==> inputs of job 1227 <==
// alu
module alu #(
    parameter INT_W  = 4,
    parameter FRAC_W = 6,
    parameter INST_W = 4,
    parameter DATA_W = INT_W + FRAC_W
)(
    input                     i_clk,
    input                     i_rst_n,
    input                     i_valid,
    input signed [DATA_W-1:0] i_data_a,
    input signed [DATA_W-1:0] i_data_b,
    input        [INST_W-1:0] i_inst,
    output                    o_valid,
    output       [DATA_W-1:0] o_data
);
export LEC_CHECK = 0
export CAP_MARGIN = 20
export CORE_MARGIN = 4
export CORE_UTILIZATION = 36
export CTS_CLUSTER_DIAMETER = 296
export CTS_CLUSTER_SIZE = 100
export GPL_TIMING_DRIVEN = 1
export MAX_ROUTING_LAYER = met5
export PLACE_DENSITY_LB_ADDON = 0.29
export SLEW_MARGIN = 20
export TNS_END_PERCENT = 50
create_clock -name core_clock -period 17.9 [get_ports {i_clk}]
run.sh (not shown) runs the stock make flow with config.mk's settings and CLKGATE_MAP_FILE=.
==> job 6212 (differences from job 1227) <==
- CORE_MARGIN: 4 -> 2
- CORE_UTILIZATION: 36 -> 66
- CTS_CLUSTER_DIAMETER: 296 -> default
- CTS_CLUSTER_SIZE: 100 -> default
- GPL_TIMING_DRIVEN: 1 -> default
- MAX_ROUTING_LAYER: met5 -> default
- PLACE_DENSITY_LB_ADDON: 0.29 -> default
- SETUP_SLACK_MARGIN: default -> -0.51
- TNS_END_PERCENT: 50 -> default
==> flow/constraint.sdc (replaced) <==
create_clock -name core_clock -period 8.69 [get_ports {i_clk}]
set_input_delay 1.7380 -clock core_clock [delete_from_list [all_inputs] [get_ports {i_clk}]]
set_output_delay 1.7380 -clock core_clock [all_outputs]
set_load 0.01 [all_outputs]
==> metrics.cfg <==
[outcome]
status=finished clean

[route]
wl_met1_um=13800
wl_met2_um=14700
vias=9024

[floorplanning]
num_tap_cells=324

[critical_path]
critPathRequiredTime_ns=18.05

[run]
tool_warnings=49

[global_routing]
grt_usage_pct=23.7

[cells_and_area]
seq_area_share_pct=2.85

[final_timing]
worst_clock_skew_ns=0.00608

the above is filed under job 1227

==> metrics.cfg <==
[outcome]
status=failed layout checks
check.faults=setup timing

[final_timing]
worst_slack_ns=-0.632
worst_clock_skew_ns=0.00114
setup_violations=10

[yosys]
fa_ha_area_share_pct=35.9

[critical_path]
critPathRequiredTime_ns=8.76

[run]
tool_warnings=51

[cells_and_area]
n_fill_cell=734
seq_area_share_pct=2.46
fin_cells=1544

[floorplanning]
num_tap_cells=176

[global_routing]
grt_usage_pct=48.8

[clock_tree]
htree_num_levels=1

[route]
vias=11067
wl_met1_um=12400

the above is filed under job 6212



==> run a <==
==> flow/design.v <==
module alu #(
    parameter INT_W  = 4,
    parameter FRAC_W = 6,
    parameter INST_W = 4,
    parameter DATA_W = INT_W + FRAC_W
)(
    input                     i_clk,
    input                     i_rst_n,
    input                     i_valid,
    input signed [DATA_W-1:0] i_data_a,
    input signed [DATA_W-1:0] i_data_b,
    input        [INST_W-1:0] i_inst,
    output                    o_valid,
    output       [DATA_W-1:0] o_data
);  
reg [DATA_W-1:0] o_data_w, o_data_r;
reg              o_valid_w, o_valid_r;
assign o_valid = o_valid_r;
assign o_data = o_data_r;
reg [9:0] o_data_t;  
wire signed [10:0] sum_temp;
assign sum_temp = {i_data_a[9],i_data_a} + {i_data_b[9],i_data_b};
wire signed [10:0] sub_temp;
assign sub_temp = {i_data_a[9],i_data_a} - {i_data_b[9],i_data_b};
wire signed [19:0] mult_temp;
wire signed [20:0] mult_rnd;
wire signed [14:0] mult_r;
assign mult_temp = i_data_a * i_data_b;
assign mult_rnd = $signed({mult_temp[19],mult_temp}) + $signed(21'd32);  
assign mult_r = mult_rnd[20:6];
wire signed [20:0] i_data_f;
wire signed [20:0] o_data_f;
wire signed [14:0] mult_f;
assign i_data_f = {{5{o_data_r[9]}},o_data_r,6'b0};
assign o_data_f = i_data_f + $signed({mult_temp[19],mult_temp}) + $signed(21'd32);
assign mult_f = o_data_f[20:6];
wire signed [10:0] tanh_pos;
wire signed [10:0] tanh_neg;
assign tanh_pos = ({i_data_a[9],i_data_a} + $signed(11'd33)) >>> 1;
assign tanh_neg = ({i_data_a[9],i_data_a} - $signed(11'd31)) >>> 1;
always@(*)begin
    o_data_t = 10'd0;
    case(i_inst)
        4'd0:begin  
            if (sum_temp > $signed(11'd511)) o_data_t = 10'b0111_1111_11;
            else if (sum_temp < $signed(-11'sd512)) o_data_t = 10'b1000_0000_00;
            else o_data_t = sum_temp[9:0];
        end
        4'd1:begin  
            if (sub_temp > $signed(11'd511)) o_data_t = 10'b0111_1111_11;
            else if (sub_temp < $signed(-11'sd512)) o_data_t = 10'b1000_0000_00;
            else o_data_t = sub_temp[9:0];
        end
        4'd2:begin  
            if (mult_r > $signed(15'd511)) o_data_t = 10'b0111_1111_11;
            else if (mult_r < $signed(-15'sd512)) o_data_t = 10'b1000_0000_00;
            else o_data_t = mult_r[9:0];
        end
        4'd3:begin  
            if (mult_f > $signed(15'd511)) o_data_t = 10'b0111_1111_11;
            else if (mult_f < $signed(-15'sd512)) o_data_t = 10'b1000_0000_00;
            else o_data_t = mult_f[9:0];
        end
        4'd4:begin  
            if(!i_data_a[9])begin
                if(i_data_a >= 10'b0001_1000_00) o_data_t = 10'b0001_0000_00;
                else if(i_data_a >= 10'b0000_1000_00) o_data_t = tanh_pos[9:0];
                else o_data_t = i_data_a;
            end
            else begin
                if(i_data_a >= 10'b1111_100000) o_data_t = i_data_a;
                else if(i_data_a >= 10'b1110_1000_00) o_data_t = tanh_neg[9:0];
                else o_data_t = 10'b1111_0000_00;
            end
        end
        4'd5:begin  
            o_data_t = i_data_a | (~i_data_b);
        end
        4'd6:begin  
            casez(i_data_a)
            10'b1???_????_??: o_data_t = 10'd0;
            10'b01??_????_??: o_data_t = 10'd1;
            10'b001?_????_??: o_data_t = 10'd2;
            10'b0001_????_??: o_data_t = 10'd3;
            10'b0000_1???_??: o_data_t = 10'd4;
            10'b0000_01??_??: o_data_t = 10'd5;
            10'b0000_001?_??: o_data_t = 10'd6;
            10'b0000_0001_??: o_data_t = 10'd7;
            10'b0000_0000_1?: o_data_t = 10'd8;
            10'b0000_0000_01: o_data_t = 10'd9;
            10'd0: o_data_t = 10'd10;
            endcase
        end
        4'd7:begin  
            casez(i_data_a)
            10'd0: o_data_t = 10'd0;
            10'b????_????_?1: o_data_t = 10'd0;
            10'b????_????_10: o_data_t = 10'd1;
            10'b????_???1_00: o_data_t = 10'd2;
            10'b????_??10_00: o_data_t = 10'd3;
            10'b????_?100_00: o_data_t = 10'd4;
            10'b????_1000_00: o_data_t = 10'd5;
            10'b???1_0000_00: o_data_t = 10'd6;
            10'b??10_0000_00: o_data_t = 10'd7;
            10'b?100_0000_00: o_data_t = 10'd8;
            10'b1000_0000_00: o_data_t = 10'd9;
            endcase
        end
        4'd8:begin  
            o_data_t = i_data_a[9] + i_data_a[8] +i_data_a[7] +i_data_a[6] +i_data_a[5] +i_data_a[4] +i_data_a[3] +i_data_a[2] +i_data_a[1] +i_data_a[0];
        end
        4'd9:begin  
            if(i_data_b == 10'd0) o_data_t = i_data_a;
            else if(i_data_b == 10'd1) o_data_t = {i_data_a[8:0],i_data_a[9]};
            else if(i_data_b == 10'd2) o_data_t = {i_data_a[7:0],i_data_a[9:8]};
            else if(i_data_b == 10'd3) o_data_t = {i_data_a[6:0],i_data_a[9:7]};
            else if(i_data_b == 10'd4) o_data_t = {i_data_a[5:0],i_data_a[9:6]};
            else if(i_data_b == 10'd5) o_data_t = {i_data_a[4:0],i_data_a[9:5]};
            else if(i_data_b == 10'd6) o_data_t = {i_data_a[3:0],i_data_a[9:4]};
            else if(i_data_b == 10'd7) o_data_t = {i_data_a[2:0],i_data_a[9:3]};
            else if(i_data_b == 10'd8) o_data_t = {i_data_a[1:0],i_data_a[9:2]};
            else   o_data_t = {i_data_a[0],i_data_a[9:1]};
        end
    endcase
end
always@(*) begin
    o_data_w = o_data_t;
    o_valid_w = (i_valid == 1'b1)? 1'b1:1'b0;
end
always@(posedge i_clk or negedge i_rst_n) begin
    if (!i_rst_n) begin
        o_data_r <= 'b0;
        o_valid_r <= 'b0;
    end 
    else begin
        if (i_valid) o_data_r <= o_data_w;
        o_valid_r <= o_valid_w;
    end
end
endmodule
==> flow/run.sh <==
#!/bin/bash
# the make line also repeats each setting of config.mk as NAME=value (left out here)
make -C /OpenROAD-flow-scripts/flow DESIGN_CONFIG=/design/flow/config.mk WORK_HOME=/design/flow/orfs CLKGATE_MAP_FILE= finish
==> flow/config.mk <==
export PLATFORM = sky130hd
export DESIGN_NAME = alu
export DESIGN_NICKNAME = alu
export VERILOG_FILES = /design/flow/design.v
export SDC_FILE = /design/flow/constraint.sdc
export NUM_CORES = 4
export LEC_CHECK = 0
export CAP_MARGIN = 20
export CORE_ASPECT_RATIO = 0.5
export CORE_MARGIN = 2
export CORE_UTILIZATION = 36
export CTS_CLUSTER_DIAMETER = 150
export CTS_CLUSTER_SIZE = 99
export GPL_ROUTABILITY_DRIVEN = 0
export SETUP_SLACK_MARGIN = -1.08
export SLEW_MARGIN = 20
export TNS_END_PERCENT = 15
==> flow/constraint.sdc <==
create_clock -name core_clock -period 11.0 [get_ports {i_clk}]
set_input_delay 2.2000 -clock core_clock [delete_from_list [all_inputs] [get_ports {i_clk}]]
set_output_delay 2.2000 -clock core_clock [all_outputs]
set_load 0.01 [all_outputs]
==> run b (differences from run a) <==
- CORE_ASPECT_RATIO: 0.5 -> unset
- CORE_UTILIZATION: 36 -> 71
- CTS_CLUSTER_DIAMETER: 150 -> unset
- CTS_CLUSTER_SIZE: 99 -> 10
- GPL_ROUTABILITY_DRIVEN: 0 -> unset
- PLACE_DENSITY_LB_ADDON: unset -> 0.24
- SETUP_SLACK_MARGIN: -1.08 -> unset
- TNS_END_PERCENT: 15 -> 5
==> flow/constraint.sdc (replaced) <==
create_clock -name core_clock -period 8.69 [get_ports {i_clk}]
set_input_delay 1.7380 -clock core_clock [delete_from_list [all_inputs] [get_ports {i_clk}]]
set_output_delay 1.7380 -clock core_clock [all_outputs]
set_load 0.01 [all_outputs]
==> run c (differences from run a) <==
- ABC_AREA: unset -> 1
- CORE_UTILIZATION: 36 -> 72
- CTS_CLUSTER_DIAMETER: 150 -> 358
- GPL_ROUTABILITY_DRIVEN: 0 -> unset
- PLACE_DENSITY: unset -> 0.42
- SETUP_SLACK_MARGIN: -1.08 -> unset
- TNS_END_PERCENT: 15 -> unset
==> flow/constraint.sdc (replaced) <==
create_clock -name core_clock -period 2.71 [get_ports {i_clk}]
set_input_delay 0.5420 -clock core_clock [delete_from_list [all_inputs] [get_ports {i_clk}]]
set_output_delay 0.5420 -clock core_clock [all_outputs]
set_load 0.01 [all_outputs]
==> comparison <==
Run c never finished: it broke off in detailed placement (3_5_place_dp) on DPL-0033. Run b stopped in global routing (5_1_grt). Run a completed without violations.
Synthesized cell count: run c is larger than run a (36%).
The lowest die size belongs to run b, the highest to run a.
In run a the synthesized area is smaller than in run c, by 7.6%.
